==> design/flow/run.sh <==
#!/bin/bash
# the make line also repeats each setting of config.mk as NAME=value (left out here)
make -C /OpenROAD-flow-scripts/flow DESIGN_CONFIG=/design/flow/config.mk WORK_HOME=/design/flow/orfs CLKGATE_MAP_FILE= finish
==> design/flow/constraint.sdc <==
create_clock -name core_clock -period 5.19 [get_ports {clk}]
set_input_delay 1.0380 -clock core_clock [delete_from_list [all_inputs] [get_ports {clk}]]
set_output_delay 1.0380 -clock core_clock [all_outputs]
set_load 0.01 [all_outputs]
==> design/flow/config.mk <==
export PLATFORM = sky130hd
export DESIGN_NAME = CPU
export DESIGN_NICKNAME = CPU
export VERILOG_FILES = /design/flow/design.v
export SDC_FILE = /design/flow/constraint.sdc
export NUM_CORES = 4
export LEC_CHECK = 0
export CAP_MARGIN = 20
export CELL_PAD_IN_SITES_DETAIL_PLACEMENT = 0
export CORE_ASPECT_RATIO = 1.69
export CORE_MARGIN = 2
export CORE_UTILIZATION = 67
export CTS_CLUSTER_DIAMETER = 341
export CTS_CLUSTER_SIZE = 33
export GPL_ROUTABILITY_DRIVEN = 1
export GPL_TIMING_DRIVEN = 1
export PLACE_DENSITY_LB_ADDON = 0.29
export SETUP_SLACK_MARGIN = 1.29
export SLEW_MARGIN = 5
==> design/flow/design.v <==
`timescale 1ns / 1ps
module mux(in0, in1, select, out);
    input wire select; 
    input wire [7:0] in0;
    input wire [7:0] in1;
    output reg[7:0] out;
    always @(*)
    begin
        if(select == 0)
        begin
            out <= in0;
        end
        else begin
            out <= in1;
        end
    end
endmodule
`timescale 1ns / 1ps
module mux32bit(in0, in1, select, out);
    input wire select; 
    input wire [31:0] in0;
    input wire [25:0] in1;
    output reg[31:0] out;
    always @(*)
    begin
        if(select == 0)
        begin
            out <= in0;
        end
        else begin
            out <= {{6{1'b0}},in1};
        end
    end
endmodule 
`timescale 1ns / 1ps
module mux64bit(in0, in1, select, out);
    input wire select; 
    input wire [63:0] in0;
    input wire [63:0] in1;
    output reg[63:0] out;
    always @(*)
    begin
        if(select == 0)
        begin
            out <= in0;
        end
        else begin
            out <= in1;
        end
    end
endmodule 
`timescale 1ns / 1ps
module control_unit(
    input [31:0] instruction,
    output reg 	     TypeDetect,  
    output reg       ALUSrc,     
    output reg       MemToReg,   
    output reg       MemToVecReg,  
    output reg       RegWriteEnable,   
    output reg       VecRegWriteEnable,  
    output reg       VecWrite,    
    output reg       MemWrite,   
    output reg       Branch,     
    output reg [5:0] ALUOp,      
    output reg       Jump        
);
wire [5:0] opcode;
assign opcode = instruction [31:26];
reg [15:0]  controlSignal;
always @(*)
begin
    case (opcode)
    6'b000000: controlSignal = 16'b0010010000000000;  
    6'b000001: controlSignal = 16'b0010010000000010;  
    6'b000010: controlSignal = 16'b0010010000000100;  
    6'b000100: controlSignal = 16'b0010010000001000;  
    6'b000101: controlSignal = 16'b0010010000001010;  
    6'b000110: controlSignal = 16'b0010010000001100;  
    6'b001000: controlSignal = 16'b0010010000010000;  
    6'b001001: controlSignal = 16'b0010010000010010;  
    6'b001010: controlSignal = 16'b0010010000010100;  
    6'b001011: controlSignal = 16'b0010010000010110;  
    6'b010000: controlSignal = 16'b0100000000100000;  
    6'b010001: controlSignal = 16'b0100000000100010;  
    6'b010010: controlSignal = 16'b0100000000100100;  
    6'b001101: controlSignal = 16'b0011010000000000;  
    6'b001110: controlSignal = 16'b0011010000001000;  
    6'b001111: controlSignal = 16'b0011010000001100;  
    6'b100011: controlSignal = 16'b0011000010010110;  
    6'b011111: controlSignal = 16'b0011000010010100;  
    6'b101101: controlSignal = 16'b1001000000000000;  
    6'b101110: controlSignal = 16'b0001000100000000;  
    6'b100101: controlSignal = 16'b0001100000000000;  
    6'b100110: controlSignal = 16'b0001001000000000;  
    6'b101000: controlSignal = 16'b0011010000010100;  
    6'b110000: controlSignal = 16'b0000000011100001;  
    6'b101100: controlSignal = 16'b0000001100000000;  
    6'b101111: controlSignal = 16'b1000100000000000;  
    default:   controlSignal = 16'b0000000000000000;  
    endcase
end
always @(*)
    begin
	MemToVecReg = controlSignal[15];
	VecRegWriteEnable = controlSignal[14];
	TypeDetect = controlSignal[13];
        ALUSrc   = controlSignal[12];
        MemToReg = controlSignal[11];
        RegWriteEnable = controlSignal[10];
        MemWrite = controlSignal[9];
        VecWrite  = controlSignal[8];
        Branch   = controlSignal[7];
        ALUOp    = controlSignal[6:1];
        Jump     = controlSignal[0];
    end
endmodule
`timescale 1ns / 1ps
module ProgramCounter(
    input clk,
    input reset,
    input zero,
    input branch,
    input jump,
    input [31:0] regAddress,
    output reg [31:0] pc 
);
    wire [31:0] pcPlus4;
    wire [1:0] pcControl;
    assign pcPlus4 = pc + 4;
    assign pcControl = (jump | (branch==1 & zero == 1)) ? 2'b01 : 2'b00;
    always @(posedge clk)
    begin
        if(reset == 1)
            pc <= 32'h00000000;
        else
        begin
            case(pcControl)
                2'b01: pc <= regAddress;                                                     
                default: pc <= pcPlus4;                                                      
            endcase
        end
    end
endmodule
`timescale 1ns / 1ps
module Register_File(
        clk,
        read_addr1,
        read_addr2,
        read_data1,
        read_data2,
        write_addr,
        write_data,
        write_enable
    );
input wire clk;
input wire [4:0]  read_addr1;
input wire [4:0]  read_addr2;
input wire [4:0]  write_addr;
input wire [7:0] write_data;
input wire        write_enable;
output reg [7:0] read_data1;
output reg [7:0] read_data2;
    reg [7:0] Register_File [30:0];  
always @(*)
    begin
    read_data1 = 8'b00000000;
    read_data2 = 8'b00000000;
    if (read_addr1 != 5'b11111) begin
        read_data1 = Register_File[read_addr1];
    end 
    if (read_addr2 != 5'b11111) begin
        read_data2 = Register_File[read_addr2]; 
    end
    end
always @(posedge(clk))
    begin
    if (write_enable) begin
        if (write_addr != 5'b11111) begin
            Register_File[write_addr] <= write_data;   
        end
    end
   end
endmodule
`timescale 1ns / 1ps
module VectorRegisterFile(
        clk,
        read_data1,
        read_data2,
	read_addr1,
	read_addr2,
        write_data,
	write_addr,
        write_enable
    );
input wire clk;
input wire [63:0] write_data;
input wire        write_enable;
input wire [4:0] write_addr;
input wire [4:0] read_addr1;
input wire [4:0] read_addr2;
output reg [63:0] read_data1;
output reg [63:0] read_data2;
reg [63:0] Register_File [2:0];  
always @(*)
    begin
     read_data1 = {64{1'b0}};
     read_data2 = {64{1'b0}};
     if (read_addr1 < 5'd3) begin
	    read_data1 = Register_File[read_addr1[1:0]];
    	end	
     if (read_addr2 < 5'd3) begin
    	read_data2 = Register_File[read_addr2[1:0]];	
    	end
end
always @(posedge(clk))
    begin
        if (write_enable) begin
    	    if (write_addr < 5'd3) begin
    	        Register_File[write_addr[1:0]] <= write_data;  
    	    end 
        end
    end
endmodule
`timescale 1ns / 1ps
module ALU(clk,a, b, alufn, enable, otp, zero, overflow);
    input wire clk;
    input wire [7:0] a;
    input wire [7:0] b;
    input wire [5:0] alufn;  
    input wire 	     enable;
    output reg [7:0] otp;
    output reg zero;  
    output reg overflow;
    always @(*)
    begin
	otp = {8{1'b0}};
	zero = 1'b0;
	overflow = 1'b0;
	if(enable) begin
        casex(alufn)
            6'b0000xx: begin
        if(alufn[1:0] == 2'b00)
            begin  
                otp = a + b;
                zero = (otp==0)?1:0;
                if ((a >= 0 && b >= 0 && otp < 0) || (a < 0 && b < 0 && otp >= 0))
                    overflow = 1;
                else
                    overflow = 0;
            end
        else if(alufn[1:0] == 2'b01)  
            begin
                otp = a-b;
                zero = (otp==0)?1:0;
                if ((a >= 0 && b < 0 && otp < 0) || (a < 0 && b >= 0 && otp > 0))
                    overflow = 1;
                else
                    overflow = 0;
            end
        else if (alufn[1:0] == 2'b10)  
            begin
                otp = a*b;
                zero = (otp==0)?1:0;
                overflow = 0;
            end
    end
            6'b0001xx: begin
        case (alufn[1:0])
        2'b00:  
            begin
                otp = a & b;
                overflow = 0;
                zero = (otp==0)?1:0;
            end
        2'b01:  
            begin
                otp = a | b;
                overflow = 0;
                zero = (otp==0)?1:0;
            end
        2'b10:   
                begin
                    otp = a ^ b;
                    overflow = 0;
                    zero = (otp==0)?1:0;
                end
        endcase
    end
            6'b0010xx: begin
        case(alufn[1:0])
        2'b00:  
            begin
                otp = a<<b;
                zero = (otp == 0)?1:0;
                overflow = 0;
            end
        2'b01:  
            begin
                otp = a>>b;
                zero = (otp == 0)?1:0;
                overflow = 0;
            end
        2'b10:  
            begin
                otp = (a<b)? 1:0;
                zero = (otp == 0 && a!=b)?1:0;
                overflow = 0;
            end
	2'b11:  
	    begin
		otp = (a==b)?1:0;
		zero = (otp==0)?1:0;
		overflow = 0;
	    end
        endcase
    end
            default:
            begin 
                otp = {8{1'b0}};
            end
        endcase
    end
    else begin
	otp = {8{1'b0}};
	end
end
endmodule
module VPU(
    input wire clk,
    input wire [63:0] a,
    input wire [63:0] b,
    input wire 	      enable,
    input wire [5:0] opCode,  
    output reg [63:0] out);
    reg [31:0] temp;
    always @(*) begin
	out = {64{1'b0}};
	temp = {32{1'b0}};
	if (enable) begin
	case(opCode)
	6'b010000: begin
	out[7:0] = a[7:0] + b[7:0];
	out[15:8] = a[15:8] + b[15:8];
	out[23:16] = a[23:16] + b[23:16];
	out[31:24] = a[31:24] + b[31:24];
	out[39:32] = a[39:32] + b[39:32];
	out[47:40] = a[47:40] + b[47:40];
	out[55:48] = a[55:48] + b[55:48];
	out[63:56] = a[63:56] + b[63:56];
	end
	6'b010001: begin
	out[7:0] = a[7:0] - b[7:0];
	out[15:8] = a[15:8] - b[15:8];
	out[23:16] = a[23:16] - b[23:16];
	out[31:24] = a[31:24] - b[31:24];
	out[39:32] = a[39:32] - b[39:32];
	out[47:40] = a[47:40] - b[47:40];
	out[55:48] = a[55:48] - b[55:48];
	out[63:56] = a[63:56] - b[63:56];
	end
	6'b010010: begin
	temp[15:0] = a[7:0]*b[7:0];
	temp[31:16] = temp[15:0];
	temp[15:0] = a[15:8]*b[15:8];
	temp[31:16] = temp[31:16] + temp[15:0];
	temp[15:0] = a[23:16]*b[23:16];
	temp[31:16] = temp[31:16] + temp[15:0];
	temp[15:0] = a[31:24]*b[31:24];
	temp[31:16] = temp[31:16] + temp[15:0];
	temp[15:0] = a[39:32]*b[39:32];
	temp[31:16] = temp[31:16] + temp[15:0];
	temp[15:0] = a[47:40]*b[47:40];
	temp[31:16] = temp[31:16] + temp[15:0];
	temp[15:0] = a[55:48]*b[55:48];
	temp[31:16] = temp[31:16] + temp[15:0];
	temp[15:0] = a[63:56]*b[63:56];
	temp[31:16] = temp[31:16] + temp[15:0];
	out[7:0] = temp[23:16];
	end
endcase
end
else begin
out = {64{1'b0}};
end
end
endmodule
`timescale 1ns / 1ps
module CPU( input clk,
	input rst,
	input wire [31:0] inst,
	input wire [63:0]	main_memory_input_data_path,
	output reg[63:0] main_memory_output_data_path,
	output wire[31:0] pc_inst_addr,
	output wire		Vector_Write_Access, 
	output wire		Memory_Write_Access,
	output wire		Load_Vector_Flag,
	output wire 		Load_Word_Flag,
	output wire[11:0]	Main_Memory_Address
	);
	wire[31:0]	instruction;
    	wire[31:0]	reg_data1;
	reg[31:0]	temp_reg_data1;
	wire[5:0]		Opcode;
	wire		Branch_Control;
	wire		Jump_Control;
	wire		Word_Reg_Write_Enable;
	wire		Vect_Reg_Write_Enable;
	wire		Vector_vs_Word;
	wire		Reg_Imm_Flag;
	wire[4:0]	destination_reg;
	wire[4:0] 	source_reg1;
	wire[4:0] 	source_reg2;
	wire[7:0] 	operand1;
	wire[7:0]	temp_operand2;
	wire[7:0] 	operand2;
	wire[7:0] 	alu_output_word;
	wire[7:0]	data_to_wordreg;
	wire[63:0] 	vect_operand1;
	wire[63:0]	vect_operand2;
	wire[63:0]	vpu_vec_output;
	wire[63:0]	data_to_vec_reg;
	wire 		zero;
	wire		overflow;
	wire[63:0] 	vector_output_memory;
	wire[7:0]	word_output_memory;
	wire[63:0]	vector_input_memory;
	wire[7:0]	word_input_memory;
	wire		Reg_Address_Read;
ProgramCounter prc(.clk(clk),
	.reset(rst),
	.zero(zero),
	.branch(Branch_Control),
	.jump(Jump_Control),
	.regAddress(reg_data1),
	.pc(pc_inst_addr)
);
assign instruction = inst;
control_unit control_signal(.instruction(instruction),
	.ALUOp(Opcode),
	.VecWrite(Vector_Write_Access),
	.MemWrite(Memory_Write_Access),
	.Branch(Branch_Control),
	.Jump(Jump_Control),
	.RegWriteEnable(Word_Reg_Write_Enable),
	.VecRegWriteEnable(Vect_Reg_Write_Enable),
	.MemToVecReg(Load_Vector_Flag),
	.MemToReg(Load_Word_Flag),
	.TypeDetect(Vector_vs_Word),
	.ALUSrc(Reg_Imm_Flag)
);
mux32bit RegAddselect(.select(Jump_Control),
	.in0(temp_reg_data1),
	.in1(instruction[25:0]),
	.out(reg_data1)
);
assign destination_reg = instruction[25:21];
assign source_reg1 = instruction[20:16];
assign source_reg2 = instruction[15:11];
assign word_output_memory = main_memory_input_data_path[7:0];
assign vector_output_memory = main_memory_input_data_path;
assign Reg_Address_Read = Load_Word_Flag & Load_Vector_Flag;
mux DataToReg(.select(Load_Word_Flag),
	.in0(alu_output_word),
	.in1(word_output_memory),
	.out(data_to_wordreg)
);
mux64bit VectToReg(.select(Load_Vector_Flag),
	.in0(vpu_vec_output),
	.in1(vector_output_memory),
	.out(data_to_vec_reg)
);
Register_File reg_value_retrival_And_Update(.clk(clk),
		.read_addr1(source_reg1),
		.read_addr2(source_reg2),
		.read_data1(operand1),
		.read_data2(temp_operand2),
		.write_addr(destination_reg),
		.write_data(data_to_wordreg),
		.write_enable(((Word_Reg_Write_Enable & !Vect_Reg_Write_Enable) | Load_Word_Flag) & !Reg_Address_Read)
);
mux decision_between_immediate_reg(.select(Reg_Imm_Flag),
	.in0(temp_operand2),
	.in1(instruction[15:8]),
	.out(operand2)
);
VectorRegisterFile vect_value_retrival_And_Update(.clk(clk),
		.read_addr1(source_reg1),
		.read_addr2(source_reg2),
		.read_data1(vect_operand1),
		.read_data2(vect_operand2),
		.write_addr(destination_reg),
		.write_data(data_to_vec_reg),
		.write_enable(((Vect_Reg_Write_Enable & !Word_Reg_Write_Enable) | Load_Vector_Flag) & !Reg_Address_Read)
);
ALU alu(.clk(clk),
	.a(operand1), 
	.b(operand2), 	
	.alufn(Opcode), 
	.enable(Vector_vs_Word), 
	.otp(alu_output_word), 
	.zero(zero), 
	.overflow(overflow)
);
VPU vpu(.clk(clk),
	.a(vect_operand1),
	.b(vect_operand2),
	.enable((!Vector_vs_Word) & (Vect_Reg_Write_Enable)),
	.opCode(Opcode),
	.out(vpu_vec_output)
);
assign vector_input_memory = vect_operand1;
assign word_input_memory = operand1;
always @(posedge clk) begin
	if (Load_Word_Flag & !Memory_Write_Access & Load_Vector_Flag & !Vector_Write_Access) begin
		temp_reg_data1 <= main_memory_input_data_path[31:0];
	end
end
always @(*) 
    begin
    main_memory_output_data_path = {64{1'b0}};
    if(!Load_Word_Flag & Memory_Write_Access & !Load_Vector_Flag & !Vector_Write_Access) begin
	main_memory_output_data_path[63:8] = 56'h00000000000000;
        main_memory_output_data_path[7:0] = word_input_memory;
    end 
    else if (!Load_Word_Flag & !Memory_Write_Access & !Load_Vector_Flag & Vector_Write_Access) begin
	main_memory_output_data_path = vector_input_memory;
    end
    else if ((!Load_Word_Flag & Memory_Write_Access & !Load_Vector_Flag & Vector_Write_Access)) begin
	main_memory_output_data_path[63:32] = 32'h00000000;
	main_memory_output_data_path[31:0] = pc_inst_addr;
	end
end
assign Main_Memory_Address = instruction[11:0];
endmodule
==> results of run 1 <==
==> per-layer routing <==
metal  global-route usage [%]  GRT overflow
met1                    59.20             0
met2                    87.64             0
met3                    27.66             0
met4                    65.68             8
met5                    4.092             0
==> through the flow <==
stage	hold WS, ns	setup WS, ns	area (um2)	power [mW]	utilization (%)
after floorplan	0.4700	-4.047	40560	6.311	-
after global placement	0.4777	-4.669	47820	7.535	82.06
after detailed placement	0.4939	-4.746	47820	7.634	82.06
after CTS	0.5226	-3.747	49420	9.816	84.81
==> what timing repair did <==
action / CTS
setup buffers: 38
setup endpoints to repair: 701
gates cloned: 10
gates resized: 121
pin swaps: 76
==> run summary, run 1 <==
Core Box Area: 58,270 um2
post-synthesis share of cell area spent on xor and xnor gates: 6.349%
number of standard cells reported by yosys: 3,655
Total GRT Usage: 60.06%
Inserted Clock Buffers: 19
count of state elements after synthesis: 504
FP Core Util: 67.81%
number of flops mapped to enable cells by yosys: 472
top flip-flop cell by instance count after synthesis: edfxtp_1
Mapped Area: 39,520 um2
die extent in x: 190.8 um
and-or/or-and share of the synthesized area: 10.23%
detailed-placement wirelength estimate: 118,400 um
placer congestion estimate: 1.058
last stage the flow got to: global routing
number of warning messages in the yosys log: 10
placed cell count: 5,116
adder-cell area share of the yosys netlist: 16.50%
dominant cells by area after synthesis: edfxtp_1, fa_1, ha_1
H-tree Lvls: 1
fraction of the yosys area taken by sequential cells: 37.49%
boundary pin count: 210
top post-synthesis cells by count: edfxtp_1, nor2_1, nand2_1, inv_1, ha_1
share of async-settable or async-resettable flops after synthesis: 0%
Sinks on Clock Net: 504
mux contribution to synthesized area: 12.04%
Dominant cell area share: 35.87%
buffer levels on the longest clock path: 3
leading area contributor after synthesis: edfxtp_1
count of port buffers added during placement: 209
hold buffer count at cts: 0
average instance area after synthesis: 10.81 um2
post-synthesis simple-gate area fraction: 11.41%
Die Area: 61,000 um2
instance tally after logic synthesis: 3,655
aggregate global routing overflow: 8
Synth top cell by count: edfxtp_1
yosys stat area: 39,520 um2
Root Buffer: clkbuf_16
height of the chip: 319.7 um
Nets at Floorplan: 4,171
unique cell type count in the Yosys netlist: 82
status: stopped before the end
Synth logic family: adder cells
row count: 115
error text reported by the tool: [ERROR GRT-0116] Global routing finished with congestion. Check the congestion regions in the DRC Viewer.
==> run 2: changes to the inputs <==
CORE_UTILIZATION = 72   (was 67)
CTS_CLUSTER_DIAMETER = 364   (was 341)
CTS_CLUSTER_SIZE = 32   (was 33)
SETUP_SLACK_MARGIN = -0.04   (was 1.29)
==> run summary, run 2 <==
unique cell type count in the Yosys netlist: 82
share of async-settable or async-resettable flops after synthesis: 0%
boundary pin count: 210
number of standard cells reported by yosys: 3,655
Synth logic family: adder cells
count of port buffers added during placement: 209
row count: 111
mux contribution to synthesized area: 12.04%
adder-cell area share of the yosys netlist: 16.50%
die extent in x: 184.2 um
FP Core Util: 72.77%
instance tally after logic synthesis: 3,655
last stage the flow got to: global routing
post-synthesis simple-gate area fraction: 11.41%
placer congestion estimate: 1.182
fraction of the yosys area taken by sequential cells: 37.49%
status: stopped before the end
Die Area: 56,840 um2
leading area contributor after synthesis: edfxtp_1
Total GRT Usage: 79.30%
number of warning messages in the yosys log: 10
yosys stat area: 39,520 um2
Nets at Floorplan: 4,171
count of state elements after synthesis: 504
average instance area after synthesis: 10.81 um2
error text reported by the tool: [ERROR GRT-0116] Global routing finished with congestion. Check the congestion regions in the DRC Viewer.
buffer levels on the longest clock path: 3
height of the chip: 308.6 um
top post-synthesis cells by count: edfxtp_1, nor2_1, nand2_1, inv_1, ha_1
Core Box Area: 54,300 um2
and-or/or-and share of the synthesized area: 10.23%
dominant cells by area after synthesis: edfxtp_1, fa_1, ha_1
Root Buffer: clkbuf_16
Mapped Area: 39,520 um2
Dominant cell area share: 35.87%
aggregate global routing overflow: 834
post-synthesis share of cell area spent on xor and xnor gates: 6.349%
placed instance area: 47,080 um2
number of flops mapped to enable cells by yosys: 472
H-tree Lvls: 1
Inserted Clock Buffers: 19
Synth top cell by count: edfxtp_1
Sinks on Clock Net: 504
top flip-flop cell by instance count after synthesis: edfxtp_1
detailed-placement wirelength estimate: 115,900 um
## run 2: repair_timing
action | in CTS
hold buffers | 0
endpoints found under the setup margin | 315
buffers inserted | 60
pin swaps | 92
gates resized | 191
cloned | 12
## run 2: routing by layer
metal,overflow,global-route usage [%]
met5,2,29.39
met4,297,82.40
met3,10,63.10
met2,517,97.44
met1,8,76.99
## run 2: through the flow
stage | setup slack [ns] | power [mW] | cells
after CTS | -3.614 | 9.578 | 5135
after detailed placement | -4.762 | 7.447 | 5037
after global placement | -4.473 | 7.271 | 5037
after floorplan | -4.047 | 6.255 | 3655
==> run 3: changes to the inputs <==
CAP_MARGIN = 5   (was 20)
CTS_CLUSTER_DIAMETER = 341   (was 364)
CTS_CLUSTER_SIZE = 33   (was 32)
PLACE_DENSITY = 0.65   (was default)
PLACE_DENSITY_LB_ADDON = default   (was 0.29)
SETUP_SLACK_MARGIN = 1.29   (was -0.04)
TNS_END_PERCENT = 40   (was default)
clock period = 5.6 ns   (was 5.19 ns; I/O delays follow)
==> run summary, run 3 <==
count of port buffers added during placement: 209
Total GRT Usage: 77.95%
placed cell count: 4,974
average instance area after synthesis: 10.81 um2
row count: 111
status: stopped before the end
top post-synthesis cells by count: edfxtp_1, nor2_1, nand2_1, inv_1, ha_1
aggregate global routing overflow: 324
Nets at Floorplan: 4,171
number of flops mapped to enable cells by yosys: 472
Synth top cell by count: edfxtp_1
leading area contributor after synthesis: edfxtp_1
mux contribution to synthesized area: 12.04%
post-synthesis share of cell area spent on xor and xnor gates: 6.349%
boundary pin count: 210
Dominant cell area share: 35.87%
error text reported by the tool: [ERROR GRT-0116] Global routing finished with congestion. Check the congestion regions in the DRC Viewer.
H-tree Lvls: 1
Inserted Clock Buffers: 19
share of async-settable or async-resettable flops after synthesis: 0%
Root Buffer: clkbuf_16
and-or/or-and share of the synthesized area: 10.23%
placer congestion estimate: 1.126
top flip-flop cell by instance count after synthesis: edfxtp_1
detailed-placement wirelength estimate: 113,000 um
number of standard cells reported by yosys: 3,655
unique cell type count in the Yosys netlist: 82
Mapped Area: 39,520 um2
dominant cells by area after synthesis: edfxtp_1, fa_1, ha_1
last stage the flow got to: global routing
Die Area: 56,840 um2
buffer levels on the longest clock path: 3
height of the chip: 308.6 um
FP Core Util: 72.77%
fraction of the yosys area taken by sequential cells: 37.49%
die extent in x: 184.2 um
number of warning messages in the yosys log: 10
count of state elements after synthesis: 504
Synth logic family: adder cells
instance tally after logic synthesis: 3,655
post-synthesis simple-gate area fraction: 11.41%
Sinks on Clock Net: 504
yosys stat area: 39,520 um2
Core Box Area: 54,300 um2
adder-cell area share of the yosys netlist: 16.50%
hold buffer count at cts: 0
-- run 3: layer usage --
layer  overflow  GRT usage (%)
met5          1          23.39
met3          8          61.31
met1          1          77.42
met2        158          95.04
met4        156          80.91
-- run 3: what timing repair did --
action,CTS
pin swaps,99
resized,182
setup buffers,76
setup endpoints to repair,465
gates cloned,17
endpoints found under the hold margin,0
-- run 3: stage by stage --
| step | TNS, ns | total power [mW] | utilization, % | area, um2 | worst slack, ns |
|---|---|---|---|---|---|
| global placement | -591.31 | 6.713 | 86.14 | 46780 | -4.142 |
| detailed placement | -625.75 | 6.840 | 86.14 | 46780 | -4.260 |
| CTS | -159.61 | 8.811 | 90.43 | 49110 | -3.283 |
| floorplan | -120.42 | 5.826 | - | 40350 | -3.719 |
==> run 4: changes to the inputs <==
ABC_AREA = 1   (was default)
CAP_MARGIN = 20   (was 5)
CELL_PAD_IN_SITES_DETAIL_PLACEMENT = default   (was 0)
CORE_ASPECT_RATIO = default   (was 1.69)
CTS_CLUSTER_DIAMETER = 352   (was 341)
CTS_CLUSTER_SIZE = default   (was 33)
GPL_ROUTABILITY_DRIVEN = default   (was 1)
GPL_TIMING_DRIVEN = default   (was 1)
PLACE_DENSITY = default   (was 0.65)
PLACE_DENSITY_LB_ADDON = 0.01   (was default)
SETUP_SLACK_MARGIN = -0.41   (was 1.29)
SLEW_MARGIN = 20   (was 5)
TNS_END_PERCENT = default   (was 40)
clock period = 5.53 ns   (was 5.6 ns; I/O delays follow)
==> run summary, run 4 <==
buffer levels on the longest clock path: 3
Mapped Area: 41,550 um2
Sinks on Clock Net: 504
detailed-placement wirelength estimate: 114,900 um
Synth logic family: simple AND/OR/NAND/NOR gates
height of the chip: 244.2 um
placed cell count: 6,599
adder-cell area share of the yosys netlist: 15.69%
dominant cells by area after synthesis: edfxtp_1, nand2_1, fa_1
leading area contributor after synthesis: edfxtp_1
share of async-settable or async-resettable flops after synthesis: 0%
number of standard cells reported by yosys: 5,182
Inserted Clock Buffers: 53
instance tally after logic synthesis: 5,182
Synth top cell by count: nand2_1
top flip-flop cell by instance count after synthesis: edfxtp_1
last stage the flow got to: global routing
post-synthesis share of cell area spent on xor and xnor gates: 4.911%
post-synthesis simple-gate area fraction: 21.60%
average instance area after synthesis: 8.018 um2
number of warning messages in the yosys log: 10
post-placement setup slack: -4.158 ns
Dominant cell area share: 34.11%
mux contribution to synthesized area: 0.02409%
aggregate global routing overflow: 658
row count: 88
FP Core Util: 72.43%
Die Area: 59,650 um2
count of port buffers added during placement: 209
fraction of the yosys area taken by sequential cells: 35.65%
and-or/or-and share of the synthesized area: 12.14%
placed instance area: 49,270 um2
boundary pin count: 210
count of state elements after synthesis: 504
number of flops mapped to enable cells by yosys: 472
Total GRT Usage: 90.74%
unique cell type count in the Yosys netlist: 61
top post-synthesis cells by count: nand2_1, nor2_1, inv_1, edfxtp_1, a21oi_1
yosys stat area: 41,550 um2
error text reported by the tool: [ERROR GRT-0232] Routing congestion too high. Check the congestion heatmap in the GUI.
H-tree Lvls: 2
Nets at Floorplan: 5,698
status: stopped before the end
Core Box Area: 57,370 um2
Root Buffer: clkbuf_16
placer congestion estimate: 1.053
die extent in x: 244.2 um
-- run 4: repair_timing --
| item | in CTS |
|---|---|
| endpoints found under the setup margin | 208 |
| pin swaps | 102 |
| setup buffers | 61 |
| hold buffers | 0 |
| cloned | 11 |
| gates resized | 221 |
-- run 4: routing by layer --
layer  GRT overflow  GRT usage (%)
met5              6          67.24
met4            201          91.23
met3             60          84.11
met2            319          99.22
met1             72          89.64
==> run 5: changes to the inputs <==
ABC_AREA = default   (was 1)
CELL_PAD_IN_SITES_DETAIL_PLACEMENT = 1   (was default)
CORE_UTILIZATION = 40   (was 72)
CTS_CLUSTER_DIAMETER = default   (was 352)
PLACE_DENSITY = 0.73   (was default)
PLACE_DENSITY_LB_ADDON = default   (was 0.01)
SETUP_SLACK_MARGIN = 0.79   (was -0.41)
clock period = 12.0 ns   (was 5.53 ns; I/O delays follow)
==> run summary, run 5 <==
status: finished clean
clk_skew: 0.02909 ns
Dominant cell area share: 35.87%
highest cell delay on the worst timing path: 0.62 ns
Synth logic family: adder cells
Root Buffer: clkbuf_16
hold endpoint: prc.pc[30]
number of flops mapped to enable cells by yosys: 472
first-pass GRT wire length: 219,300 um
detailed-placement wirelength estimate: 108,200 um
number of standard cells in the final layout excluding fillers: 5,185
power share of the clock group: 36.9%
WP data arrival: 11.29 ns
count of port buffers added during placement: 209
total internal power: 3.305 mW
Die Area: 101,300 um2
drt total wl: 147,500 um
Comb power frac: 21.8%
count of vias placed by the detailed router: 31,610
unique cell type count in the Yosys netlist: 82
total power divided by cell area: 104.9 nW/um2
transition at the pin with the smallest max-transition slack: 1.161 ns
top post-synthesis cells by count: edfxtp_1, nor2_1, nand2_1, inv_1, ha_1
switch share: 30.28%
boundary pin count: 210
area growth from synthesis to final layout: 14.39%
post-synthesis share of cell area spent on xor and xnor gates: 6.349%
maximum capacitance violations: 0
Worst EP required: 12.40 ns
placer congestion estimate: 0.9922
Pwr top: registers
Hold WS: 0.5270 ns
leading area contributor after synthesis: edfxtp_1
Core Box Area: 98,130 um2
Setup Total Neg Slack: 0 ns
Inserted Clock Buffers: 55
Synth top cell by count: edfxtp_1
Skew-Pair Late Insertion Delay: 0.68 ns
critical path buffer and inverter count: 5
fin crit share: 90.72%
and-or/or-and share of the synthesized area: 10.23%
fraction of the yosys area taken by sequential cells: 37.49%
Design Power: 4.740 mW
power in combinational cells: 1.03 mW
sequential group share of total power: 41.4%
critical path capture point: vect_value_retrival_And_Update.Register_File[2][7]
count of cell instances traversed by the critical path: 28
number of hold-slack violations in the final timing report: 0
Worst VDD drop: 0.1184 mV
die extent in x: 318.3 um
hold buffer count at cts: 0
CP max-delay cell: o211ai_1
kind of critical path: primary input to flop
yosys stat area: 39,520 um2
FP Core Util: 40.27%
startpoint type of the worst setup path: primary input
maximum number of pins on one net before global-route repair: 67
average wire length per cell after detail routing: 28.44 um
H-tree Lvls: 2
row count: 115
Nets at Floorplan: 4,171
initial antenna violation count: 4
worst min-delay path category: flop to flop
count of cells along the worst hold path: 2
Antenna Nets Post-Route: 0
count of tool warnings: 53
aggregate global routing overflow: 0
instance tally after logic synthesis: 3,655
final-stage net count: 4,364
Total GRT Usage: 28.55%
endpoint class of the critical path: flop
flop2flop setup slack: 3.21 ns
Mapped Area: 39,520 um2
setup violators final: 0
Switching Power: 1.435 mW
post-synthesis simple-gate area fraction: 11.41%
mux contribution to synthesized area: 12.04%
maximum operating frequency: 0.09186 GHz
average vias per placed instance: 6.096
average instance area after synthesis: 10.81 um2
number of global-route vias before repair: 33,420
setup repair after global routing missed its margin: false
power dissipated in the clock network: 1.75 mW
CTS tree: built
count of routing violations after the opening detailed-route iteration: 3,676
post-placement setup slack: 0.3133 ns
placed cell count: 5,064
Sequential Power: 1.96 mW
number of iterations in the first detailed-routing pass: 5
number of standard cells reported by yosys: 3,655
cell family with the largest share of critical-path delay: adder cells
endpoint of the most critical register-to-register path: vect_value_retrival_And_Update.Register_File[2][7]
DRC Markers: 0
maximum fanout count along the critical path: 35
Sinks on Clock Net: 504
final worst setup slack: 1.113 ns
CP Launch Point: inst[16]
top flip-flop cell by instance count after synthesis: edfxtp_1
worst r2r path cells: 26
Most common cell on crit path: fa_1
share of async-settable or async-resettable flops after synthesis: 0%
clk slew on worst S/H paths: 0.07 ns
count of state elements after synthesis: 504
buffer levels on the longest clock path: 3
adder-cell area share of the yosys netlist: 16.50%
height of the chip: 318.3 um
Slew Limit Fails: 0
dominant cells by area after synthesis: edfxtp_1, fa_1, ha_1
number of warning messages in the yosys log: 10
time the final worst path needs with I/O delays and setup: 10.89 ns
headroom to the max-slew limit: 22.32%
total leakage power: 17.52 nW
Hold Crit Start: temp_reg_data1[30]
==> run 5: final cells by class <==
cell class	instances	area [um2]
Multi-Input combinational cell	2616	22520
Timing Repair Buffer	328	3137
Fill cell	10660	52930
Clock inverter	39	387.9
Tap cell	1287	1610
Sequential cell	504	14810
Antenna cell	4	10.01
Clock buffer	64	1430
Inverter	343	1287
==> run 5: routing by layer <==
layer	global-route usage, %	wire, um	up-vias
met2	46.66	69310	1851
met1	36.43	56750	16020
met3	4.795	13110	416
met5	0	0	-
met4	14.90	8316	0
li1	-	-	13320
==> run 5: stage by stage <==
stage / area (um2) / utilization, %
after floorplan: 39520 / -
after global placement: 43150 / 43.97
after detailed placement: 43150 / 43.97
after CTS: 44970 / 45.82
after global routing: 45200 / 46.06
final: 45200 / 46.06
==> run 5: repair_timing <==
item | 4_1_cts | 5_1_grt
setup endpoints to repair | 0 | 3
buffers inserted | 0 | 10
gates resized | 0 | 11
==> run 6: changes to the inputs <==
CELL_PAD_IN_SITES_DETAIL_PLACEMENT = default   (was 1)
CORE_UTILIZATION = 58   (was 40)
HOLD_SLACK_MARGIN = -0.09   (was default)
PLACE_DENSITY = default   (was 0.73)
SETUP_SLACK_MARGIN = 1.15   (was 0.79)
TNS_END_PERCENT = 40   (was default)
clock period = 6.13 ns   (was 12.0 ns; I/O delays follow)
==> run summary, run 6 <==
status: finished with violations
Layout Check Fails: setup timing
row count: 95
endpoint of the most critical register-to-register path: vect_value_retrival_And_Update.Register_File[1][7]
critical path capture point: vect_value_retrival_And_Update.Register_File[1][7]
top flip-flop cell by instance count after synthesis: edfxtp_1
leading area contributor after synthesis: edfxtp_1
number of hold-slack violations in the final timing report: 0
cell family with the largest share of critical-path delay: adder cells
maximum number of pins on one net before global-route repair: 65
Antenna Nets Post-Route: 0
count of tool warnings: 58
Skew-Pair Late Insertion Delay: 0.66 ns
hold endpoint: prc.pc[30]
Total GRT Usage: 42.30%
mux contribution to synthesized area: 12.04%
diode count: 0
detailed-placement wirelength estimate: 107,700 um
flop2flop setup slack: -2.15 ns
Synth logic family: adder cells
WP data arrival: 9.44 ns
transition at the pin with the smallest max-transition slack: 1.117 ns
power in combinational cells: 2.52 mW
post-synthesis simple-gate area fraction: 11.41%
yosys stat area: 39,520 um2
top post-synthesis cells by count: edfxtp_1, nor2_1, nand2_1, inv_1, ha_1
setup repair after global routing missed its margin: true
Pwr top: registers
headroom to the max-slew limit: 25.27%
count of state elements after synthesis: 504
number of iterations in the first detailed-routing pass: 6
clk slew on worst S/H paths: 0.07 ns
count of cell instances traversed by the critical path: 34
fin crit share: 148.0%
count of vias placed by the detailed router: 33,750
fraction of the yosys area taken by sequential cells: 37.49%
Inserted Clock Buffers: 53
first-pass GRT wire length: 219,600 um
worst min-delay path category: flop to flop
Synth top cell by count: edfxtp_1
adder-cell area share of the yosys netlist: 16.50%
Hold Crit Start: temp_reg_data1[30]
Switching Power: 2.890 mW
count of cells along the worst hold path: 2
average instance area after synthesis: 10.81 um2
Worst VDD drop: 0.2780 mV
maximum capacitance violations: 0
Die Area: 70,230 um2
clk_skew: 0.04205 ns
power dissipated in the clock network: 3.26 mW
total leakage power: 19.99 nW
CTS tree: built
number of global-route vias before repair: 34,550
drt total wl: 149,200 um
setup violators final: 141
initial antenna violation count: 10
time the final worst path needs with I/O delays and setup: 9.075 ns
boundary pin count: 210
Core Box Area: 67,280 um2
average wire length per cell after detail routing: 28.51 um
Sinks on Clock Net: 504
switch share: 30.07%
Most common cell on crit path: fa_1
Root Buffer: clkbuf_16
highest cell delay on the worst timing path: 0.61 ns
number of flops mapped to enable cells by yosys: 472
and-or/or-and share of the synthesized area: 10.23%
final worst setup slack: -2.945 ns
placer congestion estimate: 1.000
DRC Markers: 0
buffer levels on the longest clock path: 3
H-tree Lvls: 2
Nets at Floorplan: 4,171
unique cell type count in the Yosys netlist: 82
kind of critical path: primary input to flop
FP Core Util: 58.74%
Slew Limit Fails: 0
startpoint type of the worst setup path: primary input
total internal power: 6.721 mW
maximum fanout count along the critical path: 6
aggregate global routing overflow: 0
worst r2r path cells: 26
maximum operating frequency: 0.1102 GHz
Hold WS: 0.5052 ns
Mapped Area: 39,520 um2
power share of the clock group: 33.9%
sequential group share of total power: 39.9%
dominant cells by area after synthesis: edfxtp_1, fa_1, ha_1
CP max-delay cell: fa_2
Dominant cell area share: 35.87%
Worst EP required: 6.50 ns
instance tally after logic synthesis: 3,655
critical path buffer and inverter count: 10
Comb power frac: 26.2%
number of warning messages in the yosys log: 10
final-stage net count: 4,835
area growth from synthesis to final layout: 25.70%
die extent in x: 265.0 um
total power divided by cell area: 193.5 nW/um2
endpoint class of the critical path: flop
number of standard cells reported by yosys: 3,655
average vias per placed instance: 6.447
Sequential Power: 3.84 mW
share of async-settable or async-resettable flops after synthesis: 0%
count of port buffers added during placement: 209
count of routing violations after the opening detailed-route iteration: 4,513
height of the chip: 265.0 um
CP Launch Point: inst[16]
post-synthesis share of cell area spent on xor and xnor gates: 6.349%
Setup Total Neg Slack: -108.06 ns
## run 6: repair_timing
item,4_1_cts,5_1_grt
resized,117,70
hold buffers,0,0
endpoints found under the setup margin,402,446
gates cloned,5,1
buffers inserted,39,20
pin swaps,85,54
## run 6: layer usage
layer / global-route usage (%) / wire, um
met3: 11.16 / 18790
met1: 56.20 / 55740
met2: 65.44 / 66530
met4: 19.32 / 8092
met5: 0 / 68
## run 6: stage by stage
step / total power, mW / instances / cell area, um2 / setup slack, ns / utilization [%]
after detailed placement: 6.197 / 5072 / 46620 / -3.973 / 69.29
final: 9.611 / 5234 / 49670 / -2.945 / 73.83
after global routing: 9.855 / 5234 / 49670 / -3.191 / 73.83
after CTS: 9.480 / 5213 / 49200 / -2.908 / 73.13
after floorplan: 5.306 / 3655 / 40230 / -3.295 / -
after global placement: 6.151 / 5072 / 46620 / -3.914 / 69.30
## run 6: layout make-up
| class | instances | area (um2) |
|---|---|---|
| timing repair buffer | 800 | 7420 |
| sequential | 504 | 14810 |
| clock buffer | 68 | 1393 |
| tap | 873 | 1092 |
| clock inverter | 29 | 316.6 |
| inverter | 343 | 1299 |
| fill | 4514 | 17610 |
| multi-input combinational | 2617 | 23330 |
==> run 7: changes to the inputs <==
CORE_UTILIZATION = 40   (was 58)
HOLD_SLACK_MARGIN = default   (was -0.09)
SETUP_SLACK_MARGIN = default   (was 1.15)
TNS_END_PERCENT = default   (was 40)
clock period = 6.12 ns   (was 6.13 ns; I/O delays follow)
==> run summary, run 7 <==
top post-synthesis cells by count: edfxtp_1, nor2_1, nand2_1, inv_1, ha_1
unique cell type count in the Yosys netlist: 82
average instance area after synthesis: 10.81 um2
Total GRT Usage: 28.40%
placed cell count: 5,525
placer congestion estimate: 0.9344
critical path buffer and inverter count: 56
fill cell total of the finished layout: 8,629
sequential group share of total power: 38.7%
number of hold-slack violations in the final timing report: 0
Comb power frac: 27.6%
Die Area: 101,300 um2
Hold Crit Start: temp_reg_data1[30]
Worst VDD drop: 0.1995 mV
final-stage net count: 4,993
number of standard cells reported by yosys: 3,655
area of the multi-input gates: 23,530 um2
count of port buffers added during placement: 209
drt total wl: 147,700 um
fin crit share: 149.6%
WP data arrival: 9.54 ns
height of the chip: 318.3 um
Mapped Area: 39,520 um2
Skew-Pair Late Insertion Delay: 0.69 ns
total internal power: 6.998 mW
total power divided by cell area: 190.6 nW/um2
Synth top cell by count: edfxtp_1
total leakage power: 20.99 nW
count of cells along the worst hold path: 2
average vias per placed instance: 5.649
Slew Limit Fails: 0
row count: 115
cell family with the largest share of critical-path delay: buffers and inverters
number of global-route vias before repair: 32,310
Switching Power: 2.922 mW
Antenna Nets Post-Route: 0
Design Power: 9.920 mW
maximum capacitance violations: 0
clk slew on worst S/H paths: 0.06 ns
count of cell instances traversed by the critical path: 63
power dissipated in the clock network: 3.34 mW
Core Box Area: 98,130 um2
clk_skew: 0.05749 ns
instance tally after logic synthesis: 3,655
CTS tree: built
transition at the pin with the smallest max-transition slack: 1.044 ns
Dominant cell area share: 35.87%
yosys stat area: 39,520 um2
highest cell delay on the worst timing path: 0.39 ns
power in combinational cells: 2.74 mW
leading area contributor after synthesis: edfxtp_1
count of tool warnings: 56
detailed-placement wirelength estimate: 107,600 um
top flip-flop cell by instance count after synthesis: edfxtp_1
flop2flop setup slack: -2.38 ns
Worst EP required: 6.50 ns
power share of the clock group: 33.6%
maximum fanout count along the critical path: 5
switch share: 29.46%
status: finished with violations
area growth from synthesis to final layout: 31.71%
post-synthesis share of cell area spent on xor and xnor gates: 6.349%
H-tree Lvls: 2
initial antenna violation count: 7
setup violators final: 149
maximum number of pins on one net before global-route repair: 65
headroom to the max-slew limit: 30.14%
CP max-delay cell: o211ai_1
final worst setup slack: -3.034 ns
Sinks on Clock Net: 504
Sequential Power: 3.84 mW
post-synthesis simple-gate area fraction: 11.41%
number of iterations in the first detailed-routing pass: 5
first-pass GRT wire length: 214,400 um
Hold WS: 0.5068 ns
adder-cell area share of the yosys netlist: 16.50%
endpoint class of the critical path: flop
hold buffer count at cts: 0
Layout Check Fails: setup timing
Synth logic family: adder cells
buffer levels on the longest clock path: 3
die extent in x: 318.3 um
number of standard cells in the final layout excluding fillers: 5,808
and-or/or-and share of the synthesized area: 10.23%
hold endpoint: prc.pc[30]
fraction of the yosys area taken by sequential cells: 37.49%
setup repair after global routing missed its margin: true
Root Buffer: clkbuf_16
aggregate global routing overflow: 0
share of async-settable or async-resettable flops after synthesis: 0%
worst min-delay path category: flop to flop
number of warning messages in the yosys log: 10
number of flops mapped to enable cells by yosys: 472
maximum operating frequency: 0.1092 GHz
time the final worst path needs with I/O delays and setup: 9.154 ns
count of routing violations after the opening detailed-route iteration: 3,609
Util after Layout: 53.04%
kind of critical path: primary input to flop
Nets at Floorplan: 4,171
Pwr top: registers
dominant cells by area after synthesis: edfxtp_1, fa_1, ha_1
count of state elements after synthesis: 504
average wire length per cell after detail routing: 25.44 um
startpoint type of the worst setup path: primary input
worst r2r path cells: 60
Inserted Clock Buffers: 55
flip-flop and latch area: 14,810 um2
boundary pin count: 210
CP Launch Point: inst[17]
DRC Markers: 0
Most common cell on crit path: buf_4
count of vias placed by the detailed router: 32,810
mux contribution to synthesized area: 12.04%
FP Core Util: 40.27%
## run 7: routing by layer
layer	vias to the layer above	part of all wire (%)	wire [um]	GRT usage, %
li1	14600	-	-	-
met1	16250	43	62930	39.70
met2	1675	45	66620	44.72
met3	276	8.6	12770	4.846
met4	4	3.6	5387	9.626
met5	-	0.016	23	0
## run 7: area by class of cell
| type | count | share of cell area (%) |
|---|---|---|
| Tap cell | 1287 | 3.094 |
| Timing Repair Buffer | 956 | 17.29 |
| Antenna cell | 2 | 0.009616 |
| Inverter | 343 | 2.510 |
| Multi-Input combinational cell | 2617 | 45.21 |
| Clock inverter | 28 | 0.6251 |
| Sequential cell | 504 | 28.46 |
| Clock buffer | 71 | 2.798 |
## run 7: timing repair
action                                  4_1_cts  5_1_grt
buffers inserted                            127       41
gates resized                               198      102
endpoints found under the setup margin      247      182
pin swaps                                    93       76
cloned                                       14        6
endpoints found under the hold margin         0        0
## run 7: stage by stage
| step | setup TNS [ns] | setup WS, ns | instance area (um2) |
|---|---|---|---|
| after floorplan | -68.55 | -3.303 | 40040 |
| after global placement | -419.58 | -3.891 | 47220 |
| after detailed placement | -421.42 | -3.962 | 47220 |
| after CTS | -118.40 | -2.798 | 51280 |
| after global routing | -152.62 | -3.170 | 52040 |
| final | -137.00 | -3.034 | 52040 |
==> run 8: changes to the inputs <==
CAP_MARGIN = 0   (was 20)
CELL_PAD_IN_SITES_DETAIL_PLACEMENT = 0   (was default)
CORE_ASPECT_RATIO = 0.71   (was default)
CORE_UTILIZATION = 69   (was 40)
CTS_CLUSTER_SIZE = 41   (was default)
GPL_ROUTABILITY_DRIVEN = 1   (was default)
GPL_TIMING_DRIVEN = 1   (was default)
MAX_ROUTING_LAYER = met4   (was default)
SETUP_SLACK_MARGIN = 2.05   (was default)
SLEW_MARGIN = 5   (was 20)
clock period = 7.97 ns   (was 6.12 ns; I/O delays follow)
==> run summary, run 8 <==
share of async-settable or async-resettable flops after synthesis: 0%
number of standard cells reported by yosys: 3,655
Root Buffer: clkbuf_16
Core Box Area: 56,260 um2
placed cell count: 4,885
placer congestion estimate: 1.088
die extent in x: 288.0 um
H-tree Lvls: 2
error text reported by the tool: [ERROR GRT-0116] Global routing finished with congestion. Check the congestion regions in the DRC Viewer.
unique cell type count in the Yosys netlist: 82
FP Core Util: 70.23%
boundary pin count: 210
number of warning messages in the yosys log: 10
last stage the flow got to: global routing
status: stopped before the end
Dominant cell area share: 35.87%
average instance area after synthesis: 10.81 um2
aggregate global routing overflow: 7
Total GRT Usage: 71.50%
Synth logic family: adder cells
count of state elements after synthesis: 504
post-synthesis share of cell area spent on xor and xnor gates: 6.349%
fraction of the yosys area taken by sequential cells: 37.49%
top flip-flop cell by instance count after synthesis: edfxtp_1
Nets at Floorplan: 4,171
dominant cells by area after synthesis: edfxtp_1, fa_1, ha_1
height of the chip: 205.6 um
instance tally after logic synthesis: 3,655
and-or/or-and share of the synthesized area: 10.23%
Synth top cell by count: edfxtp_1
yosys stat area: 39,520 um2
Inserted Clock Buffers: 48
post-synthesis simple-gate area fraction: 11.41%
Sinks on Clock Net: 504
detailed-placement wirelength estimate: 114,900 um
post-placement setup slack: -2.595 ns
buffer levels on the longest clock path: 3
mux contribution to synthesized area: 12.04%
row count: 73
adder-cell area share of the yosys netlist: 16.50%
Die Area: 59,230 um2
count of port buffers added during placement: 209
Mapped Area: 39,520 um2
number of flops mapped to enable cells by yosys: 472
hold buffer count at cts: 0
leading area contributor after synthesis: edfxtp_1
top post-synthesis cells by count: edfxtp_1, nor2_1, nand2_1, inv_1, ha_1
-- run 8: through the flow --
| step | area [um2] | hold slack [ns] | TNS (ns) |
|---|---|---|---|
| after CTS | 48530 | 0.5027 | -11.20 |
| after detailed placement | 45740 | 0.4966 | -52.64 |
| after global placement | 45740 | 0.4787 | -45.72 |
| after floorplan | 40160 | 0.4700 | -16.36 |
-- run 8: repair_timing --
action,in CTS
buffers inserted,50
setup endpoints to repair,422
pin swaps,80
cloned,6
gates resized,164
-- run 8: routing by layer --
metal | overflow | track usage (%)
met5 | - | -
met4 | 5 | 59.55
met3 | 2 | 54.71
met2 | 0 | 85.58
met1 | 0 | 75.44
==> run 9: changes to the inputs <==
ABC_AREA = 1   (was default)
CAP_MARGIN = 25   (was 0)
CELL_PAD_IN_SITES_DETAIL_PLACEMENT = 1   (was 0)
CORE_ASPECT_RATIO = 1.42   (was 0.71)
CORE_UTILIZATION = 40   (was 69)
CTS_CLUSTER_DIAMETER = 60   (was default)
CTS_CLUSTER_SIZE = 47   (was 41)
GPL_ROUTABILITY_DRIVEN = default   (was 1)
GPL_TIMING_DRIVEN = 0   (was 1)
HOLD_SLACK_MARGIN = 0.12   (was default)
MAX_ROUTING_LAYER = met5   (was met4)
PLACE_DENSITY = 0.73   (was default)
SETUP_SLACK_MARGIN = 0.79   (was 2.05)
TNS_END_PERCENT = 65   (was default)
clock period = 8.6 ns   (was 7.97 ns; I/O delays follow)
==> run summary, run 9 <==
Mapped Area: 41,550 um2
Nets at Floorplan: 5,698
yosys stat area: 41,550 um2
number of warning messages in the yosys log: 10
aggregate global routing overflow: 147
Synth top cell by count: nand2_1
dominant cells by area after synthesis: edfxtp_1, nand2_1, fa_1
post-synthesis share of cell area spent on xor and xnor gates: 4.911%
share of async-settable or async-resettable flops after synthesis: 0%
number of flops mapped to enable cells by yosys: 472
top flip-flop cell by instance count after synthesis: edfxtp_1
Dominant cell area share: 34.11%
average instance area after synthesis: 8.018 um2
Core Box Area: 102,800 um2
FP Core Util: 40.41%
H-tree Lvls: 2
unique cell type count in the Yosys netlist: 61
fraction of the yosys area taken by sequential cells: 35.65%
post-placement setup slack: -3.980 ns
adder-cell area share of the yosys netlist: 15.69%
boundary pin count: 210
Inserted Clock Buffers: 40
hold buffer count at cts: 0
Sinks on Clock Net: 504
status: stopped before the end
top post-synthesis cells by count: nand2_1, nor2_1, inv_1, edfxtp_1, a21oi_1
buffer levels on the longest clock path: 3
number of standard cells reported by yosys: 5,182
row count: 140
last stage the flow got to: global routing
error text reported by the tool: [ERROR GRT-0232] Routing congestion too high. Check the congestion heatmap in the GUI.
leading area contributor after synthesis: edfxtp_1
placer congestion estimate: 1.125
height of the chip: 388.1 um
instance tally after logic synthesis: 5,182
die extent in x: 274.5 um
and-or/or-and share of the synthesized area: 12.14%
detailed-placement wirelength estimate: 182,300 um
Total GRT Usage: 56.02%
count of state elements after synthesis: 504
post-synthesis simple-gate area fraction: 21.60%
Die Area: 106,500 um2
mux contribution to synthesized area: 0.02409%
Synth logic family: simple AND/OR/NAND/NOR gates
Root Buffer: clkbuf_16
count of port buffers added during placement: 205
## run 9: stage by stage
step                area (um2)  instances  power (mW)  hold WS (ns)
CTS                      52700       7126       6.757        0.5062
global placement         45650       6736       4.466        0.4770
floorplan                41910       5182       3.806        0.4655
detailed placement       46590       6791       4.535        0.5016
## run 9: routing by layer
metal | global-route usage (%) | overflow
met4 | 56.77 | 72
met3 | 32.92 | 0
met5 | 4.709 | 0
met1 | 56.05 | 2
met2 | 77.83 | 73
## run 9: timing repair
item | 4_1_cts
setup buffers | 255
gates cloned | 6
setup endpoints to repair | 199
pin swaps | 161
gates resized | 646
==> run 10: changes to the inputs <==
ABC_AREA = default   (was 1)
CAP_MARGIN = 20   (was 25)
CELL_PAD_IN_SITES_DETAIL_PLACEMENT = default   (was 1)
CORE_ASPECT_RATIO = default   (was 1.42)
CTS_CLUSTER_DIAMETER = default   (was 60)
CTS_CLUSTER_SIZE = default   (was 47)
GPL_TIMING_DRIVEN = default   (was 0)
HOLD_SLACK_MARGIN = default   (was 0.12)
MAX_ROUTING_LAYER = default   (was met5)
PLACE_DENSITY = default   (was 0.73)
SETUP_SLACK_MARGIN = default   (was 0.79)
SLEW_MARGIN = 20   (was 5)
TNS_END_PERCENT = default   (was 65)
clock period = 12.0 ns   (was 8.6 ns; I/O delays follow)
==> run summary, run 10 <==
unique cell type count in the Yosys netlist: 82
share of async-settable or async-resettable flops after synthesis: 0%
CP Launch Point: inst[20]
count of tool warnings: 53
Switching Power: 1.382 mW
mux contribution to synthesized area: 12.04%
count of vias placed by the detailed router: 29,830
initial antenna violation count: 1
height of the chip: 318.3 um
dominant cells by area after synthesis: edfxtp_1, fa_1, ha_1
count of port buffers added during placement: 209
flop2flop setup slack: 3.63 ns
maximum operating frequency: 0.09186 GHz
total power divided by cell area: 104.6 nW/um2
leading area contributor after synthesis: edfxtp_1
DRC Markers: 0
worst min-delay path category: flop to flop
fill cell total of the finished layout: 9,149
total non-filler cell area in the finished layout: 45,130 um2
Worst EP required: 12.41 ns
Most common cell on crit path: fa_1
critical path capture point: vect_value_retrival_And_Update.Register_File[2][7]
maximum fanout count along the critical path: 51
transition at the pin with the smallest max-transition slack: 1.142 ns
Worst VDD drop: 0.1064 mV
number of flops mapped to enable cells by yosys: 472
Inserted Clock Buffers: 55
switch share: 29.26%
number of standard cells reported by yosys: 3,655
average vias per placed instance: 5.757
number of iterations in the first detailed-routing pass: 5
FP Core Util: 40.27%
number of global-route vias before repair: 29,350
die extent in x: 318.3 um
setup repair bufs after CTS: 0
maximum number of pins on one net before global-route repair: 65
critical path buffer and inverter count: 8
Comb power frac: 21.4%
row count: 115
instance tally after logic synthesis: 3,655
total leakage power: 17.48 nW
count of cells along the worst hold path: 2
number of warning messages in the yosys log: 10
kind of critical path: primary input to flop
hold buffer count at cts: 0
power in combinational cells: 1.01 mW
status: finished clean
Synth top cell by count: edfxtp_1
headroom to the max-slew limit: 23.85%
sequential group share of total power: 41.5%
Die Area: 101,300 um2
setup repair after global routing missed its margin: false
Synth logic family: adder cells
area growth from synthesis to final layout: 14.20%
Antenna Nets Post-Route: 0
and-or/or-and share of the synthesized area: 10.23%
fin crit share: 90.72%
Sinks on Clock Net: 504
Dominant cell area share: 35.87%
post-synthesis share of cell area spent on xor and xnor gates: 6.349%
power dissipated in the clock network: 1.75 mW
Root Buffer: clkbuf_16
Hold Crit Start: temp_reg_data1[30]
CTS tree: built
CP max-delay cell: fa_1
boundary pin count: 210
H-tree Lvls: 2
first-pass GRT wire length: 197,400 um
post-synthesis simple-gate area fraction: 11.41%
power share of the clock group: 37.1%
hold endpoint: prc.pc[30]
total internal power: 3.340 mW
final-stage net count: 4,361
Skew-Pair Late Insertion Delay: 0.68 ns
Core Box Area: 98,130 um2
cell family with the largest share of critical-path delay: adder cells
setup violators final: 0
drt total wl: 134,700 um
aggregate global routing overflow: 0
Sequential Power: 1.96 mW
buffer levels on the longest clock path: 3
endpoint class of the critical path: flop
count of state elements after synthesis: 504
Pwr top: registers
top flip-flop cell by instance count after synthesis: edfxtp_1
Mapped Area: 39,520 um2
placed instance area: 43,260 um2
maximum capacitance violations: 0
highest cell delay on the worst timing path: 0.61 ns
adder-cell area share of the yosys netlist: 16.50%
worst r2r path cells: 26
count of routing violations after the opening detailed-route iteration: 3,073
Total GRT Usage: 26.10%
clk slew on worst S/H paths: 0.06 ns
yosys stat area: 39,520 um2
count of cell instances traversed by the critical path: 30
total of cells resized after clock tree synthesis: 0
Nets at Floorplan: 4,171
time the final worst path needs with I/O delays and setup: 10.89 ns
startpoint type of the worst setup path: primary input
detailed-placement wirelength estimate: 100,600 um
clk_skew: 0.03490 ns
average wire length per cell after detail routing: 25.99 um
WP data arrival: 11.30 ns
endpoint of the most critical register-to-register path: vect_value_retrival_And_Update.Register_File[2][7]
Setup Total Neg Slack: 0 ns
number of hold-slack violations in the final timing report: 0
fraction of the yosys area taken by sequential cells: 37.49%
average instance area after synthesis: 10.81 um2
top post-synthesis cells by count: edfxtp_1, nor2_1, nand2_1, inv_1, ha_1
Slew Limit Fails: 0
placer congestion estimate: 0.9496
run 10: area by class of cell:
| class | count | area, um2 | share of cell area, % |
|---|---|---|---|
| inverter | 343 | 1287 | 2.853 |
| clock inverter | 36 | 397.9 | 0.8817 |
| sequential | 504 | 14810 | 32.83 |
| clock buffer | 68 | 1445 | 3.202 |
| tap | 1287 | 1610 | 3.568 |
| antenna | 2 | 5.005 | 0.01109 |
| timing repair buffer | 325 | 3037 | 6.729 |
| multi-input combinational | 2616 | 22530 | 49.93 |
run 10: layer usage:
| metal | track usage (%) | up-vias | share of wire, % |
|---|---|---|---|
| met2 | 41.08 | 1275 | 45 |
| met3 | 3.720 | 164 | 7.0 |
| li1 | - | 13320 | - |
| met1 | 37.58 | 15070 | 45 |
| met5 | 0 | - | 0 |
| met4 | 7.214 | 0 | 2.7 |
run 10: through the flow:
step,cells,hold slack [ns],setup slack (ns),utilization [%],power (mW)
detailed placement,5074,0.4900,0.4753,44.09,2.993
finish,5181,0.4988,1.114,45.99,4.722
floorplan,3655,0.4700,1.221,-,2.644
global placement,5074,0.4780,0.5108,44.08,2.990
CTS,5178,0.5059,1.167,45.96,4.739
global route,5180,0.5572,0.7375,45.99,4.886
==> run 11: changes to the inputs <==
ABC_AREA = 1   (was default)
CELL_PAD_IN_SITES_DETAIL_PLACEMENT = 2   (was default)
CORE_ASPECT_RATIO = 1.41   (was default)
GPL_ROUTABILITY_DRIVEN = 0   (was default)
HOLD_SLACK_MARGIN = 0.25   (was default)
MAX_ROUTING_LAYER = met4   (was default)
MIN_ROUTING_LAYER = met2   (was default)
clock period = 17.0 ns   (was 12.0 ns; I/O delays follow)
==> run summary, run 11 <==
status: stopped before the end
last stage the flow got to: global routing
error text reported by the tool: [ERROR GRT-0116] Global routing finished with congestion. Check the congestion regions in the DRC Viewer.
buffer levels on the longest clock path: 3
dominant cells by area after synthesis: edfxtp_1, nand2_1, fa_1
aggregate global routing overflow: 2,064
row count: 140
average instance area after synthesis: 8.018 um2
share of async-settable or async-resettable flops after synthesis: 0%
post-synthesis simple-gate area fraction: 21.60%
and-or/or-and share of the synthesized area: 12.14%
leading area contributor after synthesis: edfxtp_1
number of warning messages in the yosys log: 10
Root Buffer: clkbuf_16
unique cell type count in the Yosys netlist: 61
count of port buffers added during placement: 209
H-tree Lvls: 2
top post-synthesis cells by count: nand2_1, nor2_1, inv_1, edfxtp_1, a21oi_1
Mapped Area: 41,550 um2
setup repair bufs after CTS: 0
FP Core Util: 40.27%
height of the chip: 386.7 um
Inserted Clock Buffers: 57
boundary pin count: 210
detailed-placement wirelength estimate: 185,500 um
die extent in x: 275.4 um
total of cells resized after clock tree synthesis: 0
Nets at Floorplan: 5,698
Core Box Area: 103,200 um2
top flip-flop cell by instance count after synthesis: edfxtp_1
placed instance area: 44,540 um2
Synth top cell by count: nand2_1
Dominant cell area share: 34.11%
yosys stat area: 41,550 um2
mux contribution to synthesized area: 0.02409%
number of standard cells reported by yosys: 5,182
Die Area: 106,500 um2
instance tally after logic synthesis: 5,182
post-synthesis share of cell area spent on xor and xnor gates: 4.911%
count of state elements after synthesis: 504
hold buffer count at cts: 0
adder-cell area share of the yosys netlist: 15.69%
fraction of the yosys area taken by sequential cells: 35.65%
Synth logic family: simple AND/OR/NAND/NOR gates
Total GRT Usage: 87.95%
Sinks on Clock Net: 504
number of flops mapped to enable cells by yosys: 472
## run 11: metal layers
metal | GRT usage, % | overflow
met2 | 88.41 | 694
met1 | - | -
met5 | - | -
met3 | 91.34 | 928
met4 | 81.58 | 442
## run 11: stage by stage
step           worst slack [ns]  cells  utilization [%]
3_3_place_gp              3.652   6562            43.17
3_5_place_dp              2.746   6562            43.17
2_1_floorplan             5.617   5182                -
4_1_cts                   2.819   6670            45.22
==> run 12: changes to the inputs <==
ABC_AREA = default   (was 1)
CELL_PAD_IN_SITES_DETAIL_PLACEMENT = default   (was 2)
CORE_ASPECT_RATIO = default   (was 1.41)
CORE_UTILIZATION = 36   (was 40)
GPL_ROUTABILITY_DRIVEN = default   (was 0)
HOLD_SLACK_MARGIN = default   (was 0.25)
MAX_ROUTING_LAYER = default   (was met4)
MIN_ROUTING_LAYER = default   (was met2)
clock period = 11.0 ns   (was 17.0 ns; I/O delays follow)
==> run summary, run 12 <==
DRC Markers: 0
hold endpoint: prc.pc[29]
cell family with the largest share of critical-path delay: adder cells
Root Buffer: clkbuf_16
total internal power: 3.722 mW
highest cell delay on the worst timing path: 0.57 ns
power share of the clock group: 37.9%
diode count: 0
Synth logic family: adder cells
aggregate global routing overflow: 0
top flip-flop cell by instance count after synthesis: edfxtp_1
count of routing violations after the opening detailed-route iteration: 3,230
detailed-placement wirelength estimate: 103,800 um
row count: 121
number of standard cells in the final layout excluding fillers: 5,461
area growth from synthesis to final layout: 17.95%
fin crit share: 94.70%
die extent in x: 335.3 um
number of iterations in the first detailed-routing pass: 5
Detail Route met2 WL: 61,910 um
worst min-delay path category: flop to flop
DRT met1 WL: 60,170 um
Most common cell on crit path: fa_1
clk slew on worst S/H paths: 0.06 ns
Comb power frac: 21.3%
drt total wl: 136,300 um
critical path capture point: vect_value_retrival_And_Update.Register_File[0][7]
total leakage power: 18.26 nW
final-stage net count: 4,517
Worst EP required: 11.38 ns
transition at the pin with the smallest max-transition slack: 1.128 ns
worst r2r path cells: 27
critical path buffer and inverter count: 10
endpoint of the most critical register-to-register path: vect_value_retrival_And_Update.Register_File[0][7]
number of standard cells reported by yosys: 3,655
Switching Power: 1.516 mW
number of global-route vias before repair: 30,240
CTS tree: built
unique cell type count in the Yosys netlist: 82
headroom to the max-slew limit: 24.78%
total power divided by cell area: 112.4 nW/um2
count of port buffers added during placement: 209
dominant cells by area after synthesis: edfxtp_1, fa_1, ha_1
endpoint class of the critical path: flop
adder-cell area share of the yosys netlist: 16.50%
yosys stat area: 39,520 um2
number of hold-slack violations in the final timing report: 0
initial antenna violation count: 3
first-pass GRT wire length: 200,900 um
clk_skew: 0.05242 ns
count of vias placed by the detailed router: 30,290
Antenna Nets Post-Route: 0
power dissipated in the clock network: 1.98 mW
Nets at Floorplan: 4,171
count of state elements after synthesis: 504
maximum fanout count along the critical path: 12
maximum capacitance violations: 0
Total GRT Usage: 24.01%
Worst VDD drop: 0.1441 mV
share of async-settable or async-resettable flops after synthesis: 0%
average instance area after synthesis: 10.81 um2
setup violators final: 0
mux contribution to synthesized area: 12.04%
and-or/or-and share of the synthesized area: 10.23%
time the final worst path needs with I/O delays and setup: 10.42 ns
CP Launch Point: inst[20]
Sinks on Clock Net: 504
post-synthesis simple-gate area fraction: 11.41%
power in combinational cells: 1.12 mW
Mapped Area: 39,520 um2
Setup Total Neg Slack: 0 ns
boundary pin count: 210
CP max-delay cell: clkdlybuf4s50_1
average vias per placed instance: 5.547
Pwr top: registers
Skew-Pair Late Insertion Delay: 0.67 ns
Sequential Power: 2.14 mW
count of cell instances traversed by the critical path: 33
fill cell total of the finished layout: 10,250
final worst setup slack: 0.5828 ns
sequential group share of total power: 40.8%
leading area contributor after synthesis: edfxtp_1
number of flops mapped to enable cells by yosys: 472
post-synthesis share of cell area spent on xor and xnor gates: 6.349%
count of cells along the worst hold path: 2
average wire length per cell after detail routing: 24.97 um
placed cell count: 5,353
Design Power: 5.238 mW
flop2flop setup slack: 2.78 ns
Inserted Clock Buffers: 58
placer congestion estimate: 0.9793
Die Area: 112,400 um2
instance tally after logic synthesis: 3,655
switch share: 28.94%
hold buffer count at cts: 0
kind of critical path: primary input to flop
met3 layer wire length in the routed design: 9946 um
startpoint type of the worst setup path: primary input
FP Core Util: 36.30%
Dominant cell area share: 35.87%
count of tool warnings: 53
height of the chip: 335.3 um
maximum number of pins on one net before global-route repair: 60
buffer levels on the longest clock path: 3
H-tree Lvls: 2
setup repair after global routing missed its margin: false
number of warning messages in the yosys log: 10
maximum operating frequency: 0.09600 GHz
top metal layer carrying routed signals: met5
Core Box Area: 108,900 um2
WP data arrival: 10.80 ns
top post-synthesis cells by count: edfxtp_1, nor2_1, nand2_1, inv_1, ha_1
status: finished clean
fraction of the yosys area taken by sequential cells: 37.49%
total of cells resized after clock tree synthesis: 0
Hold Crit Start: temp_reg_data1[29]
Slew Limit Fails: 0
Synth top cell by count: edfxtp_1
setup repair bufs after CTS: 0
post-placement setup slack: -0.1097 ns
[run 12: layout make-up]
class / instances / area [um2] / share of cell area [%]
timing repair buffer: 478 / 4322 / 9.272
clock inverter: 42 / 449.2 / 0.9637
clock buffer: 64 / 1474 / 3.162
inverter: 343 / 1287 / 2.762
sequential: 504 / 14810 / 31.78
multi-input combinational: 2616 / 22490 / 48.26
tap: 1414 / 1769 / 3.796
[run 12: per-layer routing]
metal	GRT usage [%]	vias to the layer above
li1	-	13630
met5	0	-
met3	3.170	200
met2	37.87	1274
met1	34.23	15190
met4	7.432	2
[run 12: stage by stage]
step / util (%) / hold slack (ns) / instance area [um2]
floorplan: - / 0.4700 / 39520
global placement: 41.01 / 0.4864 / 44640
detailed placement: 41.01 / 0.4973 / 44640
CTS: 42.78 / 0.5178 / 46560
global route: 42.82 / 0.5647 / 46610
finish: 42.82 / 0.5190 / 46610
Power figures rest on the tool's default switching activity, not on a simulated workload.
